==> flow/design.v (excerpt) <==
module color_centroid
  (
    input         clk,
    input         rst,           
    input  [2:0]  rgbfilter,     
    input         new_frame_i,   
    output [14:0] orig_addr,
    input  [11:0] orig_pxl,
    output        proc_we,
    output [14:0] proc_addr,
    output [11:0] proc_pxl,
    output [7:0]  centroid,
    output        new_centroid,
    output [2:0]  proximity
  );
Size in the first run: roughly 2800 cells after synthesis, about 73 I/O pins, roughly 0.022 mm2 of cells after synthesis.
Settings: LEC_CHECK=0, ABC_AREA=1, CAP_MARGIN=20, CORE_MARGIN=2, CORE_UTILIZATION=72, CTS_CLUSTER_DIAMETER=32, CTS_CLUSTER_SIZE=15, PLACE_DENSITY=0.78, SETUP_SLACK_MARGIN=0.88, SLEW_MARGIN=20; clock period 3.17 ns.
run.sh (not shown) runs the stock make flow with config.mk's settings and CLKGATE_MAP_FILE=.
The baseline stopped in clock tree synthesis on DPL-0033.
Then changed:
CTS_CLUSTER_DIAMETER = not set   (was 32)
CTS_CLUSTER_SIZE = not set   (was 15)
PLACE_DENSITY = not set   (was 0.78)
SETUP_SLACK_MARGIN = not set   (was 0.88)
clock period = 3.6 ns   (was 3.17 ns; I/O delays follow)
Effect:
- With this change the flow completed without violations
- synthesized cell count stays the same
- die area does not change
- synthesized area does not change
Then changed:
CTS_CLUSTER_DIAMETER = 309   (was not set)
HOLD_SLACK_MARGIN = -0.09   (was not set)
clock period = 2.97 ns   (was 3.6 ns; I/O delays follow)
=>
- Now the flow reached the layout checks and failed them: negative setup slack
- total power goes up by about a fifth
- critical path depth does not change
- global-route usage goes up by 2.2 points
- cell area goes up by a few percent
- sequential share of layout area goes down by 1.8 points
- hold slack got worse by 16 ps
- worst setup slack got worse by 540 ps
- synthesized cell count is unchanged
- register-to-register slack got worse by 540 ps
- non-clock buffer count goes up by 116
- combinational power goes up by a quarter to a third
Then changed:
ABC_AREA = not set   (was 1)
CORE_UTILIZATION = 62   (was 72)
CTS_CLUSTER_DIAMETER = not set   (was 309)
HOLD_SLACK_MARGIN = not set   (was -0.09)
clock period = 5.03 ns   (was 2.97 ns; I/O delays follow)
Outcome: Now the flow finished with timing, DRC and antenna clean; die area grows by 11%; area after synthesis goes down by 4.1%; clock-buffer cell count came out higher by 1; total power went down by 30%; global-route usage decreases by 11 points; combinational power climbs by 120%; critical path depth decreases by 5; design area is lower by 9.4%.
Then changed:
CORE_UTILIZATION = 57   (was 62)
clock period = 2.95 ns   (was 5.03 ns; I/O delays follow)
Effect: Now the flow finished but failed the layout checks on negative setup slack; final cell count is higher by 8.5%; setup slack gets worse by 1300 ps; sequential cell count is unchanged; total power rose by 82%; die size climbs by 8.6%; design area goes up by 9.2%; core utilization climbs by 0.15 points.
Then changed:
CORE_UTILIZATION = 40   (was 57)
clock period = 9.44 ns   (was 2.95 ns; I/O delays follow)
After rerunning: The new run went through all stages and came out clean. Critical path depth goes up by 1. Power drops by well over a third. Final cell count stays flat. Area after synthesis stays the same. Final area goes down by a few percent. Sequential share of layout area increases by 2.8 points. Wire length is lower by a few percent. Worst setup slack improves by 5200 ps. First-iteration DRC count shrinks by a little under a tenth.

---

Starting RTL as in the previous note.
clock: 7.02 ns
lec_check: 0
abc_area: 1
cap_margin: 20
cell_pad_in_sites_detail_placement: 1
core_margin: 7
core_utilization: 16
cts_cluster_size: 29
gpl_timing_driven: 0
hold_slack_margin: 0.1
max_routing_layer: met4
min_routing_layer: met2
place_density_lb_addon: 0.07
slew_margin: 25
Rerun with:
- ABC_AREA: 1 -> not set
- CELL_PAD_IN_SITES_DETAIL_PLACEMENT: 1 -> not set
- CORE_MARGIN: 7 -> 2
- CORE_UTILIZATION: 16 -> 40
- CTS_CLUSTER_SIZE: 29 -> not set
- GPL_TIMING_DRIVEN: 0 -> not set
- HOLD_SLACK_MARGIN: 0.1 -> not set
- MAX_ROUTING_LAYER: met4 -> not set
- MIN_ROUTING_LAYER: met2 -> not set
- PLACE_DENSITY_LB_ADDON: 0.07 -> not set
- SLEW_MARGIN: 25 -> 20
- clock period: 7.02 -> 5.31 ns (I/O delays scaled with it)
Result:
- die area falls by 63%
- critical path depth decreases by 6
- area after synthesis fell by 4.1%
- total power rose by about 45%
- worst hold slack hardly moves
- design area went down by 11%
- clock power rises by 15%
- wire length falls by 42%
- first-iteration DRC count is lower by 62%
- worst setup slack degrades by 2.0 ns
- core utilization increases by 27 points
Rerun with:
- ABC_AREA: not set -> 1
- CORE_UTILIZATION: 40 -> 70
- CTS_CLUSTER_DIAMETER: not set -> 232
- clock period: 5.31 -> 5.17 ns (I/O delays scaled with it)
Effect:
- first-iteration DRC count rose by 94%
- non-clock buffer count went down by 2
- worst hold slack gets better by 0.0049 ns
- register-to-register slack improves by 0.70 ns
- clock power goes down by 8.2%
Rerun with:
- ABC_AREA: 1 -> not set
- CTS_CLUSTER_DIAMETER: 232 -> not set
- clock period: 5.17 -> 4.41 ns (I/O delays scaled with it)
After rerunning:
- The new run produced a clean layout
- cell count is lower by 18%
- power increases by about 40%
- clock-buffer cell count went up by 2
- design area fell by about 3%
- hold slack improved by 0.0084 ns
- critical path depth falls by 3
- die size fell by 4.0%
No activity file was given, so power comes from the tool's default toggle rates.
